==> inputs of build 56 <==
==> flow/design.v <==
module datapath #(parameter P_WIDTH=32)(
	input [P_WIDTH-1:0] input_a,
	input [P_WIDTH-1:0] input_b,
	input clk,
	input rst,
	output [P_WIDTH-1:0] out
	);
wire [P_WIDTH-1:0] mult_result;
wire [P_WIDTH-1:0] adder_out;
reg [P_WIDTH-1:0] adder_out_reg;
assign mult_result = input_a * input_b;
assign adder_out  = adder_out_reg + mult_result;
assign out = adder_out_reg;
always @(posedge clk)
 if (rst ==1) 
	adder_out_reg <= adder_out;
 else
	adder_out_reg <= 0;
endmodule
module controller #(parameter P_ADDR_WIDTH=8, parameter P_COUNT=100)(
	input clk,
	input rst,
	output reg out_rst,
	output reg ce_0,
	output reg ce_1,
	output reg we_0,
	output reg we_1,
	input  [P_ADDR_WIDTH-1:0] cjob_offset,
	output [P_ADDR_WIDTH-1:0] address_0,
	output [P_ADDR_WIDTH-1:0] address_1,
	input fin_buf_empty,
	output reg fin_rd_en,
	input fout_buf_full,
	output reg fout_wr_en,
	output reg cjob_load_en,
	output reg cjob_out_en
);
parameter IDLE= 7'b0000001,JOB_LOAD= 7'b0000010,  PREP=7'b0000100, PROCESSING = 7'b0001000, WRITE_BACK=7'b0010000, WAIT_Q=7'b0100000, WRITE_Q=7'b1000000;
reg [6:0] curr_state;
reg [6:0] next_state;
reg [P_ADDR_WIDTH-1:0] counter;
reg [P_ADDR_WIDTH-1:0] offset;
always @(curr_state,fin_buf_empty,counter,fout_buf_full)
begin
	next_state=5'b00000;
	case (curr_state)	
		IDLE:
			if(!fin_buf_empty)
				next_state=IDLE;
			else
				next_state=JOB_LOAD;
		JOB_LOAD:
			next_state=PREP;
		PREP:
			next_state=PROCESSING;
		PROCESSING:
			if(counter<P_COUNT-1+offset)			
				next_state = PROCESSING;
			else
				next_state = WRITE_BACK;
		WRITE_BACK:
			next_state=WAIT_Q;
		WAIT_Q:
			if(!fout_buf_full)
				next_state=WAIT_Q;
			else
				next_state=WRITE_Q;
		WRITE_Q:
			next_state=IDLE;
		default:
			next_state=IDLE;
	endcase
end
always @(posedge clk)       
begin
	if(rst==1)
		curr_state <= IDLE;
	else
		curr_state <= next_state;
end
always @(posedge clk)       
begin
	case(curr_state)
		IDLE:	begin
			out_rst<=0;
			ce_0<=0;
			ce_1<=0;
			we_0<=0;
			we_1<=0;
			counter <= 0;
			fin_rd_en<=0;
			fout_wr_en<=0;
			cjob_load_en<=0;
			cjob_out_en<=0;
			offset<=0;
			end
		JOB_LOAD:
			begin
			fin_rd_en<=1;
			cjob_load_en<=1;
			end
		PREP:
			begin
			fin_rd_en<=0;
			ce_0<=1;
			ce_1<=1;
			we_0<=0;
			we_1<=0;
			cjob_load_en<=0;
			counter<=cjob_offset;
			offset<=cjob_offset;
			end
		PROCESSING:
			begin
			cjob_load_en<=0;
			out_rst<=1;
			counter<= counter+1;
			end
		WRITE_BACK:
			begin
			ce_1<=0;
			we_0<=1;
			counter<=counter+P_COUNT;
			end
		WAIT_Q:
			begin
			ce_0<=0;
			counter<=0;
			cjob_out_en<=1;
			end
		WRITE_Q:
			begin
			fout_wr_en<=1;
			cjob_out_en<=1;
			end
		default:
			begin
			end
	endcase
end
assign address_0 = counter<<2;
assign address_1 = (counter+P_COUNT)<<2;
endmodule
module cjob_register #(parameter P_ADDR_WIDTH=16)
(
	input clk,
	input rst,
	input load,
	input out_en,
	input [(3+2+16)-1:0] data_in,
	output reg [(3+2+16)-1:0] data_out
);
reg [(3+2+16)-1:0] current_job;
always @(posedge clk) begin
	if(rst) begin
		data_out = 0;
		current_job = 0;
	end
	else begin
		if (load) current_job = data_in;
		if(out_en) data_out = current_job;
    end
end
endmodule
module dot_product (
	input ap_clk,
	input ap_rst,
	output [16-1:0]  	memory_Addr_A,
	output 						memory_EN_A,
	output 						memory_WEN_A,
	output [32-1:0]	memory_Din_A,
	input  [32-1:0] 	memory_Dout_A,
	output [16-1:0]  	memory_Addr_B,
	output 						memory_EN_B,
	output 						memory_WEN_B,
	output [32-1:0]	memory_Din_B,
	input  [32-1:0] 	memory_Dout_B,
	input 						fifo_in_empty_n,
	input  [(3+2+16)-1:0]	fifo_in_dout,
	output 						fifo_in_read,
	input 						fifo_out_full_n,
	output 						fifo_out_write,
	output [(3+2+16)-1:0]	fifo_out_din
);
	wire 						internal_rst;
	wire 						cjob_load_en;
	wire 						cjob_out_en;
	wire [16-1:0] 		job_offset;
datapath #(32) dp(
	.input_a(memory_Dout_A), 
	.input_b(memory_Dout_B), 
	.clk(ap_clk), 
	.rst(internal_rst), 
	.out(memory_Din_A)
);
controller #(16, 100) ctrl(
	.clk(ap_clk),
	.rst(ap_rst),
	.out_rst(internal_rst),
	.ce_0(memory_EN_A),
	.ce_1(memory_EN_B),
	.we_0(memory_WEN_A),
	.we_1(memory_WEN_B),
	.cjob_offset(job_offset),
	.address_0(memory_Addr_A),
	.address_1(memory_Addr_B),
	.fin_buf_empty(fifo_in_empty_n),
	.fin_rd_en(fifo_in_read),
	.fout_buf_full(fifo_out_full_n),
	.fout_wr_en(fifo_out_write),
	.cjob_load_en(cjob_load_en),
	.cjob_out_en(cjob_out_en)
);
cjob_register cjob_reg(
	.clk(ap_clk),
	.rst(ap_rst),
	.load(cjob_load_en),
	.out_en(cjob_out_en),
	.data_in(fifo_in_dout),
	.data_out(fifo_out_din)
);
assign job_offset = fifo_in_dout[16-1:0];
assign memory_Din_B = 0;
endmodule
==> flow/run.sh <==
#!/bin/bash
# the make line also repeats each setting of config.mk as NAME=value (left out here)
make -C /OpenROAD-flow-scripts/flow DESIGN_CONFIG=/design/flow/config.mk WORK_HOME=/design/flow/orfs CLKGATE_MAP_FILE= finish
==> flow/config.mk <==
export PLATFORM = sky130hd
export DESIGN_NAME = dot_product
export DESIGN_NICKNAME = dot_product
export VERILOG_FILES = /design/flow/design.v
export SDC_FILE = /design/flow/constraint.sdc
export NUM_CORES = 4
export LEC_CHECK = 0
export ABC_AREA = 1
export CAP_MARGIN = 20
export CORE_ASPECT_RATIO = 0.52
export CORE_MARGIN = 2
export CORE_UTILIZATION = 57
export CTS_CLUSTER_DIAMETER = 64
export CTS_CLUSTER_SIZE = 100
export GPL_ROUTABILITY_DRIVEN = 0
export GPL_TIMING_DRIVEN = 1
export MIN_ROUTING_LAYER = met2
export PLACE_DENSITY_LB_ADDON = 0.21
export SLEW_MARGIN = 5
export TNS_END_PERCENT = 25
==> flow/constraint.sdc <==
create_clock -name core_clock -period 9.51 [get_ports {ap_clk}]
set_input_delay 1.9020 -clock core_clock [delete_from_list [all_inputs] [get_ports {ap_clk}]]
set_output_delay 1.9020 -clock core_clock [all_outputs]
set_load 0.01 [all_outputs]
==> inputs of build 17, as changes to build 56 <==
==> flow/config.mk (replaced) <==
export PLATFORM = sky130hd
export DESIGN_NAME = dot_product
export DESIGN_NICKNAME = dot_product
export VERILOG_FILES = /design/flow/design.v
export SDC_FILE = /design/flow/constraint.sdc
export NUM_CORES = 4
export LEC_CHECK = 0
export CAP_MARGIN = 20
export CORE_MARGIN = 2
export CORE_UTILIZATION = 72
export SETUP_SLACK_MARGIN = 0.21
export SLEW_MARGIN = 20
==> flow/constraint.sdc (replaced) <==
create_clock -name core_clock -period 5.0 [get_ports {ap_clk}]
set_input_delay 1.0000 -clock core_clock [delete_from_list [all_inputs] [get_ports {ap_clk}]]
set_output_delay 1.0000 -clock core_clock [all_outputs]
set_load 0.01 [all_outputs]
==> inputs of trial 96, as changes to build 56 <==
==> flow/config.mk (replaced) <==
export PLATFORM = sky130hd
export DESIGN_NAME = dot_product
export DESIGN_NICKNAME = dot_product
export VERILOG_FILES = /design/flow/design.v
export SDC_FILE = /design/flow/constraint.sdc
export NUM_CORES = 4
export LEC_CHECK = 0
export CAP_MARGIN = 20
export CORE_MARGIN = 2
export CORE_UTILIZATION = 61
export SLEW_MARGIN = 20
==> flow/constraint.sdc (replaced) <==
create_clock -name core_clock -period 7.92 [get_ports {ap_clk}]
set_input_delay 1.5840 -clock core_clock [delete_from_list [all_inputs] [get_ports {ap_clk}]]
set_output_delay 1.5840 -clock core_clock [all_outputs]
set_load 0.01 [all_outputs]
==> inputs of build 94, as changes to build 56 <==
==> flow/config.mk (replaced) <==
export PLATFORM = sky130hd
export DESIGN_NAME = dot_product
export DESIGN_NICKNAME = dot_product
export VERILOG_FILES = /design/flow/design.v
export SDC_FILE = /design/flow/constraint.sdc
export NUM_CORES = 4
export LEC_CHECK = 0
export CAP_MARGIN = 20
export CORE_MARGIN = 2
export CORE_UTILIZATION = 40
export SLEW_MARGIN = 20
==> flow/constraint.sdc (replaced) <==
create_clock -name core_clock -period 7.92 [get_ports {ap_clk}]
set_input_delay 1.5840 -clock core_clock [delete_from_list [all_inputs] [get_ports {ap_clk}]]
set_output_delay 1.5840 -clock core_clock [all_outputs]
set_load 0.01 [all_outputs]
==> impl_metrics.toml <==
# synthesis and place-and-route metrics
[placement]
dp_slack_ps = -916
placed_area_mm2 = 0.0256

[yosys]
synth.distinct_cells = 60
syn_area_mm2 = 0.0222
mux_area_share_pct = 1.13
ys_sh_aoi_pct = 4.98
fa_ha_area_share_pct = 47.5
area_leaders = "fa_1, and2_1, inv_1"
synth_top_area_share_pct = 39.5
yosys_area_mm2 = 0.0222
ys_top_cells_by_count = "inv_1, fa_1, and2_1"
synthCells = 2405
synth-cells-yosys = 2405
synth-xor-area-share_pct = 4.43

[grt]
grt_use_met1_pct = 45.8
grt_use_met2_pct = 58.2

[floorplanning]
coreArea_mm2 = 0.0357
die_w_um = 195
row_count = 69

[status]
status = "no timing/DRC/antenna violations"

[clock_network]
cts_resized = 106
The numbers above come from trial 96.

==> impl_metrics.toml <==
# synthesis and place-and-route metrics
[placement]
dp_slack_ps = -952
placed_area_mm2 = 0.0260

[yosys]
synth-cells-yosys = 2405
synthCells = 2405
synth.distinct_cells = 60
fa_ha_area_share_pct = 47.5
syn_area_mm2 = 0.0222
ys_sh_aoi_pct = 4.98
ys_top_cells_by_count = "inv_1, fa_1, and2_1"
synth-xor-area-share_pct = 4.43
area_leaders = "fa_1, and2_1, inv_1"
synth_top_area_share_pct = 39.5

[grt]
grt_use_met2_pct = 37.5
grt_use_met1_pct = 32.4

[clock_network]
cts_resized = 132

[floorplanning]
coreArea_mm2 = 0.0550
row_count = 86

[status]
status = "no timing/DRC/antenna violations"
The numbers above come from build 94.

==> impl_metrics.toml <==
# synthesis and place-and-route metrics
[floorplanning]
row_count = 64

[clock_network]
cts_resized = 376

[final_timing]
finalSetupViolations = 25
fin_ws_ps = -2940

[placement]
dp_slack_ps = -3170

[yosys]
synthCells = 2405
synth-cells-yosys = 2405
synth-xor-area-share_pct = 4.43
synth_top_area_share_pct = 39.5
ys_top_cells_by_count = "inv_1, fa_1, and2_1"
area_leaders = "fa_1, and2_1, inv_1"
yosys_area_mm2 = 0.0222

[status]
violations = "setup timing"
status = "complete, but fails checks"
The numbers above come from build 17.

==> impl_metrics.toml <==
# yosys + openroad results
[status]
status = "stopped before the end"
haltStage = "global routing"
error = "[ERROR GRT-0116] Global routing finished with congestion. Check the congestion regions in the DRC Viewer."

[placement]
placed_area_mm2 = 0.0256
dp_slack_ps = 6.96

[floorplanning]
row_count = 53
die_w_um = 286
coreArea_mm2 = 0.0405

[yosys]
yosys_area_mm2 = 0.0235
synth.distinct_cells = 55
synth-cells-yosys = 3069
fa_ha_area_share_pct = 44.9
syn_area_mm2 = 0.0235
synth_top_area_share_pct = 37.3
mux_area_share_pct = 0.809
area_leaders = "fa_1, inv_1, nand2_1"
ys_top_cells_by_count = "inv_1, nand2_1, fa_1"

[grt]
grt_use_met2_pct = 62.5
grt_use_met1_pct = 0

[clock_network]
cts_resized = 0
The numbers above come from build 56.

